==> flow/design.v <==
module i16_mul(
    input signed [15:0] A,
    input signed [15:0] B,
    output signed [31:0] P
);
assign P = A * B;
endmodule
module i18_mul(
    input signed [17:0] A,
    input signed [15:0] B_coef,
    output signed [33:0] P
);
assign P = A * B_coef;
endmodule
module i36_acc(
    input signed [33:0] A,
    input signed [31:0] B,
    input signed [35:0] _Z,
    output signed [35:0] S
);
wire signed [35:0] A_ext = {{2{A[33]}}, A};
wire signed [35:0] B_ext = {{4{B[31]}}, B};
assign S = A_ext + B_ext + _Z;
endmodule
module i36_delay(
    input CLK,
    input RST,
    input signed [35:0] STORE,
    output reg signed [35:0] READ
);
always @ (posedge CLK, negedge RST) begin
    if (!RST) begin
        READ <= 0;
    end else begin
        READ <= STORE;
    end
end
endmodule
module i36_trunc(
    input signed [35:0] A,
    output reg signed [15:0] B_sat,
    output reg signed [17:0] B
);
wire signed [35:0] shifted_inter = (A >>> 14);
wire signed [21:0] shifted = shifted_inter[21:0];
always @(*) begin
    B = $signed(shifted[17:0]);
    if (shifted > 22'sd32767) B_sat = 16'sd32767;
    else if (shifted < -22'sd32768) B_sat = -16'sd32768;
    else B_sat = $signed(shifted[15:0]);
end
endmodule
module i16_biquad(
    input CLK, RST,
    input unsigned [15:0] A,
    output signed [15:0] B,
    input signed [15:0] b_0,
    input signed [15:0] b_1,
    input signed [15:0] b_2,
    input signed [15:0] a_1,
    input signed [15:0] a_2
);
wire signed [17:0] feedback;
wire signed [31:0] P_b0;
wire signed [31:0] P_b1;
wire signed [31:0] P_b2;
wire signed [33:0] P_a1;
wire signed [33:0] P_a2;
wire signed [35:0] S_0;
wire signed [35:0] S_1;
wire signed [35:0] S_2;
wire signed [35:0] Z_0;
wire signed [35:0] Z_1;
i16_mul mul_b0(
    .A(A),
    .B(b_0),
    .P(P_b0)
);
i16_mul mul_b1(
    .A(A),
    .B(b_1),
    .P(P_b1)
);
i16_mul mul_b2(
    .A(A),
    .B(b_2),
    .P(P_b2)
);
i18_mul mul_a1(
    .A(feedback),
    .B_coef(a_1),
    .P(P_a1)
);
i18_mul mul_a2(
    .A(feedback),
    .B_coef(a_2),
    .P(P_a2)
);
i36_acc ACC_0(
    .A(P_a2),
    .B(P_b2),
    ._Z(36'sd0),
    .S(S_0)
);
i36_acc ACC_1(
    .A(P_a1),
    .B(P_b1),
    ._Z(Z_0),
    .S(S_1)
);
i36_acc ACC_2(
    .A(34'sd0),
    .B(P_b0),
    ._Z(Z_1),
    .S(S_2)
);
i36_delay DELAY_0(
    .CLK(CLK),
    .RST(RST),
    .STORE(S_0),
    .READ(Z_0)
);
i36_delay DELAY_1(
    .CLK(CLK),
    .RST(RST),
    .STORE(S_1),
    .READ(Z_1)
);
i36_trunc OUT(
    .A(S_2),
    .B(feedback),
    .B_sat(B)
);
endmodule
clock: 7.11 ns
lec_check: 0
abc_area: 1
cap_margin: 0
core_margin: 2
core_utilization: 57
cts_cluster_diameter: 240
cts_cluster_size: 97
place_density: 0.38
slew_margin: 20
tns_end_percent: 35
run.sh (not shown) runs the stock make flow with config.mk's settings and CLKGATE_MAP_FILE=.
The starting point finished with negative setup slack left.
Then changed:
Settings changed: ABC_AREA 1 to not set, CAP_MARGIN 0 to 20, CORE_UTILIZATION 57 to 59, CTS_CLUSTER_DIAMETER 240 to not set.
Clock period 7.11 ns to 12.5 ns, I/O delays scaled along.
What happened: The changed run finished but fails on negative setup slack. Area after synthesis drops slightly. Setup slack improves by 3200 ps. Non-clock buffer count drops by 447. Clock-buffer cell count does not change. Global-route usage drops by 5.4 points. Final cell count drops by about a fifth. Die area drops by a few percent. Critical path depth climbs by 6. Flip-flop count is unchanged.
Then changed:
Settings changed: CORE_UTILIZATION 59 to 65, CTS_CLUSTER_DIAMETER set to 27, CTS_CLUSTER_SIZE 97 to not set, PLACE_DENSITY 0.38 to not set, TNS_END_PERCENT 35 to not set.
Clock period 12.5 ns to 16.0 ns, I/O delays scaled along.
What happened: Now the flow completed without violations; clock skew rises by 12 ps; routed wire length rises by 3.3%; worst setup slack is better by 2500 ps; synthesized cell count does not change; utilization rises by 3.9 points; global-route usage rises by 4.0 points.

---

Setup of v6:
Starts from the design.v that is shown in full above.
Settings: LEC_CHECK=0, CAP_MARGIN=20, CORE_MARGIN=2, CORE_UTILIZATION=72, CTS_CLUSTER_DIAMETER=27, PLACE_DENSITY_LB_ADDON=0.27, SLEW_MARGIN=20, TNS_END_PERCENT=5; clock period 16.0 ns.
Setup changes, v6 to v7
Settings: CTS_CLUSTER_DIAMETER removed (was 27); CORE_UTILIZATION changed from 72 to 66; PLACE_DENSITY_LB_ADDON removed (was 0.27); TNS_END_PERCENT removed (was 5); the clock period (ns, I/O delays scaled along) changed from 16.0 to 13.6.
Results
- Final checks on v7, whose flow otherwise completed, came back failing, citing negative setup slack.
- Going from v6 to v7, global-route wire length before repair grew slightly.
- On clock skew: v7 sits below v6.
- Area overhead of the layout relative to synthesis in v7 is 8.6 points higher than in v6
- v6 → v7: worst setup slack fell by 1.47 ns.

---

RTL: the design.v shown in full above, as it stands there.
Settings: LEC_CHECK=0, CAP_MARGIN=20, CORE_ASPECT_RATIO=0.94, CORE_MARGIN=7, CORE_UTILIZATION=56, CTS_CLUSTER_DIAMETER=317, CTS_CLUSTER_SIZE=98, GPL_ROUTABILITY_DRIVEN=1, GPL_TIMING_DRIVEN=1, HOLD_SLACK_MARGIN=0.26, PLACE_DENSITY_LB_ADDON=0.06, SETUP_SLACK_MARGIN=0.36, SLEW_MARGIN=20, TNS_END_PERCENT=5; clock period 23.7 ns.
==> next run, changes <==
CORE_MARGIN = 2   (was 7)
CORE_UTILIZATION = 72   (was 56)
CTS_CLUSTER_DIAMETER = unset   (was 317)
CTS_CLUSTER_SIZE = 15   (was 98)
PLACE_DENSITY_LB_ADDON = 0.01   (was 0.06)
SETUP_SLACK_MARGIN = 2.51   (was 0.36)
TNS_END_PERCENT = 80   (was 5)
clock period = 10.2 ns   (was 23.7 ns; I/O delays follow)
The new run produced a layout that fails on setup timing.
Critical path depth is higher by 8.
Setup slack loses 8800 ps.
Register-to-register slack degrades by 12000 ps.
Worst hold slack degrades by 4.2 ps.
==> next run, changes <==
CORE_ASPECT_RATIO = unset   (was 0.94)
CTS_CLUSTER_DIAMETER = 366   (was unset)
CTS_CLUSTER_SIZE = unset   (was 15)
GPL_ROUTABILITY_DRIVEN = unset   (was 1)
GPL_TIMING_DRIVEN = unset   (was 1)
HOLD_SLACK_MARGIN = unset   (was 0.26)
PLACE_DENSITY = 0.42   (was unset)
PLACE_DENSITY_LB_ADDON = unset   (was 0.01)
SETUP_SLACK_MARGIN = unset   (was 2.51)
TNS_END_PERCENT = 10   (was 80)
clock period = 9.36 ns   (was 10.2 ns; I/O delays follow)
=>
- The new run finished but fails on setup timing
- worst hold slack is worse by 29 ps
- die area stays flat
- setup slack gets worse by 540 ps
- non-clock buffer count went up by 6
- global-route usage goes up by 0.22 points
- area after synthesis stays the same
==> next run, changes <==
CORE_UTILIZATION = 40   (was 72)
CTS_CLUSTER_DIAMETER = unset   (was 366)
PLACE_DENSITY = unset   (was 0.42)
TNS_END_PERCENT = unset   (was 10)
clock period = 16.0 ns   (was 9.36 ns; I/O delays follow)
What happened:
- The new run completed without violations
- critical path depth drops by 2
- area after synthesis stays the same
- cell area came out lower by 3.8%
- via count falls by 6.5%

---

Setup of job 9581:
Starts from the design.v that is shown in full above.
clock: 10.2 ns
lec_check: 0
cap_margin: 20
core_aspect_ratio: 0.71
core_margin: 2
core_utilization: 72
cts_cluster_size: 71
gpl_routability_driven: 1
gpl_timing_driven: 1
hold_slack_margin: 0.26
place_density_lb_addon: 0.01
setup_slack_margin: 2.42
slew_margin: 20
tns_end_percent: 80
The flow completed for job 9581, but it is not clean: the layout still shows setup timing.
Input-level comparison between job 7594 and job 9581:
# job 9581
export LEC_CHECK = 0
export CAP_MARGIN = 20
export CORE_ASPECT_RATIO = 0.71
export CORE_MARGIN = 2
export CORE_UTILIZATION = 72
export CTS_CLUSTER_SIZE = 71
export GPL_ROUTABILITY_DRIVEN = 1
export GPL_TIMING_DRIVEN = 1
export HOLD_SLACK_MARGIN = 0.26
export PLACE_DENSITY_LB_ADDON = 0.01
export SETUP_SLACK_MARGIN = 2.42
export SLEW_MARGIN = 20
export TNS_END_PERCENT = 80
create_clock -name core_clock -period 10.2 [get_ports {CLK}]
# job 7594
export LEC_CHECK = 0
export CAP_MARGIN = 20
export CORE_MARGIN = 2
export CORE_UTILIZATION = 28
export SLEW_MARGIN = 20
create_clock -name core_clock -period 17.1 [get_ports {CLK}]
Findings:
Job 7594: all stages complete, timing, DRC and antenna checks passed
Job 9581 → job 7594: post-CTS resize count moved down; headroom to the max-slew limit moved down.
Taking job 7594 over job 9581, the cell area ratio works out to 0.902.
Number of logic stages on the critical path including buffering, job 9581 and job 7594: smaller value in job 7594
Changes observed in job 7594 relative to job 9581: synthesized area held steady.
Of job 9581 and job 7594, job 9581 shows the higher number of nets in the layout, with job 7594 below it.
Diff job 9581..job 7594 | maximum clock path buffer count | unchanged
Vias: job 7594 below job 9581
#### Input delta (job 6289 over job 7594)
# job 7594
export LEC_CHECK = 0
export CAP_MARGIN = 20
export CORE_MARGIN = 2
export CORE_UTILIZATION = 28
export SLEW_MARGIN = 20
create_clock -name core_clock -period 17.1 [get_ports {CLK}]
# job 6289
export LEC_CHECK = 0
export CAP_MARGIN = 20
export CORE_MARGIN = 2
export CORE_UTILIZATION = 72
export CTS_CLUSTER_DIAMETER = 27
export CTS_CLUSTER_SIZE = 25
export PLACE_DENSITY_LB_ADDON = 0.25
export SLEW_MARGIN = 20
create_clock -name core_clock -period 16.0 [get_ports {CLK}]
## What came out
- Between job 7594 and job 6289, global-route usage increased.
- Sort job 6289 and job 7594 by maximum fanout encountered on the critical timing path asc -> top: job 7594
- Relative to job 7594, the met2 wire length of job 6289 is lower by about 9%.
- Re aoi/oai-family share of the synthesized area: no difference whatsoever between job 7594 and job 6289.
Changes in job 1736 relative to job 6289:
# job 6289
export LEC_CHECK = 0
export CAP_MARGIN = 20
export CORE_MARGIN = 2
export CORE_UTILIZATION = 72
export CTS_CLUSTER_DIAMETER = 27
export CTS_CLUSTER_SIZE = 25
export PLACE_DENSITY_LB_ADDON = 0.25
export SLEW_MARGIN = 20
create_clock -name core_clock -period 16.0 [get_ports {CLK}]
# job 1736
export LEC_CHECK = 0
export ABC_AREA = 1
export CAP_MARGIN = 20
export CORE_MARGIN = 2
export CORE_UTILIZATION = 40
export CTS_CLUSTER_DIAMETER = 227
export CTS_CLUSTER_SIZE = 100
export PLACE_DENSITY_LB_ADDON = 0.3
export SLEW_MARGIN = 10
export TNS_END_PERCENT = 35
create_clock -name core_clock -period 16.0 [get_ports {CLK}]
## What came out
- Job 1736 | status: complete | timing, DRC, antenna: pass
- Cmp job 1736 vs job 6289: per-instance average area after synthesis lower in job 1736
- Against job 6289 as the reference, job 1736 delivers a lower final cell utilization of the core.
- Job 1736 ended up with b_0[11] as its launch point of the worst path; job 6289 ended up with b_0[7].
- Global-route usage | job 1736 below job 6289
- Job 6289 → job 1736: via count moved up; time the final worst path needs with I/O delays and setup fell 0.11 ns; per-cell routed wire length fell 0.96%; fraction of area in multi-input gates decreased by 3.3 points relative to the old numbers.
- Job 1736 reports its end point of the critical path as DELAY_0.READ[28]$_DFF_PN0_ while job 6289 reports DELAY_0.READ[34]$_DFF_PN0_.
Here is what was changed in the inputs of job 8084 compared with job 1736.
# job 1736
export LEC_CHECK = 0
export ABC_AREA = 1
export CAP_MARGIN = 20
export CORE_MARGIN = 2
export CORE_UTILIZATION = 40
export CTS_CLUSTER_DIAMETER = 227
export CTS_CLUSTER_SIZE = 100
export PLACE_DENSITY_LB_ADDON = 0.3
export SLEW_MARGIN = 10
export TNS_END_PERCENT = 35
create_clock -name core_clock -period 16.0 [get_ports {CLK}]
# job 8084
export LEC_CHECK = 0
export ABC_AREA = 1
export CAP_MARGIN = 40
export CORE_MARGIN = 2
export CORE_UTILIZATION = 40
export CTS_CLUSTER_DIAMETER = 227
export CTS_CLUSTER_SIZE = 100
export PLACE_DENSITY_LB_ADDON = 0.3
export SETUP_SLACK_MARGIN = -1.46
export SLEW_MARGIN = 10
export TNS_END_PERCENT = 35
create_clock -name core_clock -period 16.0 [get_ports {CLK}]
--- outcome ---
Every stage of the flow completed for job 8084, and the final layout passed the timing, design-rule and antenna checks. Relative to job 1736, the first-iteration DRC count measured on job 8084 has decreased by a few percent. Between job 8084 and job 1736, it is job 8084 whose share of final layout cell area taken by non-clock buffers is higher, by 0.30 points. Job 8084 does worse than job 1736 on post-route worst setup slack. Per the comparison of job 8084 with job 1736, initial antenna violation count now sits lower, first-pass GRT wire length now sits higher, total wire length now sits at about the same level, end-of-flow core utilization now sits at about the same level, proportion of cell area spent on the clock network now sits at about the same level. Job 8084 vs. job 1736: area growth from synthesis to layout went up 0.32 points; final hold slack comparable.

---

## before
Starts from the design.v that is shown in full above.
Settings: LEC_CHECK=0, ABC_AREA=0, CAP_MARGIN=20, CORE_MARGIN=2, CORE_UTILIZATION=72, CTS_CLUSTER_DIAMETER=366, CTS_CLUSTER_SIZE=99, GPL_ROUTABILITY_DRIVEN=0, PLACE_DENSITY=0.42, SLEW_MARGIN=20, TNS_END_PERCENT=10; clock period 9.36 ns.
[flow] before | stages: complete | final checks: fail | reason: negative setup slack
Here is what was changed in the inputs of after compared with before.
- CTS_CLUSTER_DIAMETER: 366 -> unset
- TNS_END_PERCENT: 10 -> unset
- PLACE_DENSITY: 0.42 -> unset
- GPL_ROUTABILITY_DRIVEN: 0 -> unset
- CORE_UTILIZATION: 72 -> 31
- ABC_AREA: 0 -> unset
- CTS_CLUSTER_SIZE: 99 -> unset
- the clock period (ns, I/O delays scaled along): 9.36 -> 15.8
[summary]
after vs. before: ratio of routed vias to standard cells -about 19%; worst slew slack as a fraction of its limit -27 points.
Worst setup margin ended up 4.81 ns higher on after than on before.
Looking at highest net fanout along the worst path, after sits 8 above before.
after: PASS, flow complete, no timing, DRC or antenna violations
Die footprint was higher in after than in before.
What before reported for final cell count without fillers has to be multiplied by 1.16 to get the figure for after.

---

Setup of P:
// i16_biquad: RTL as listed in full above, without the edits since
Settings: LEC_CHECK=0, ABC_AREA=1, CAP_MARGIN=20, CORE_ASPECT_RATIO=1.47, CORE_MARGIN=2, CORE_UTILIZATION=72, CTS_CLUSTER_DIAMETER=242, CTS_CLUSTER_SIZE=99, PLACE_DENSITY=0.41, SLEW_MARGIN=20, TNS_END_PERCENT=10; clock period 9.14 ns.
P: it failed during global routing (5_1_grt), and the tool reported GRT-0116.
> inputs changed (P -> Q)
- CORE_ASPECT_RATIO changed from 1.47 to 0.5
- ABC_AREA changed from 1 to 0
- GPL_ROUTABILITY_DRIVEN newly set to 0
- CTS_CLUSTER_DIAMETER changed from 242 to 366
- PLACE_DENSITY changed from 0.41 to 0.42
- the clock period (ns, I/O delays scaled along) changed from 9.14 to 9.36
## What came out
[Q] flow finished | final checks: failed | reasons: setup timing. On Q: total die size is about 1.7% lower than what P gave. Compared Q vs P, and initial core utilization is down in Q. Post-synthesis share of cell area spent on and-or and or-and gates in Q vs P: up 1.1 points. Q vs P: synthesized cell count down in Q. Synthesis area per yosys was lower in the run labelled Q.
Inputs modified between Q and R:
- removing CORE_ASPECT_RATIO (formerly 0.5)
- removing GPL_ROUTABILITY_DRIVEN (formerly 0)
- removing ABC_AREA (formerly 0)
- removing CTS_CLUSTER_SIZE (formerly 99)
- removing PLACE_DENSITY (formerly 0.42)
- changing CORE_UTILIZATION from 72 to 40
- removing TNS_END_PERCENT (formerly 10)
- removing CTS_CLUSTER_DIAMETER (formerly 366)
- changing the clock period (ns, I/O delays scaled along) from 9.36 to 15.8
Die area | R > Q
Area of the multi-input gates went down by a few percent going from Q to R.
R | stages: all done | timing, DRC, antenna: all pass
Going from Q to R, the number of tap instances was found to have gone up by about 80%.
The lower final total negative setup slack of R and Q is in Q.
R ended with less part of the cycle the worst path needs than Q.
Between R and Q, the difference in sequential share of cell area is negligible.
Of R and Q, the higher worst path buffer plus inverter count belongs to R.
As far as clock sink count goes, Q and R are indistinguishable; the numbers are identical.
Diff Q -> R: hold slack now sits lower; cell area now smaller.
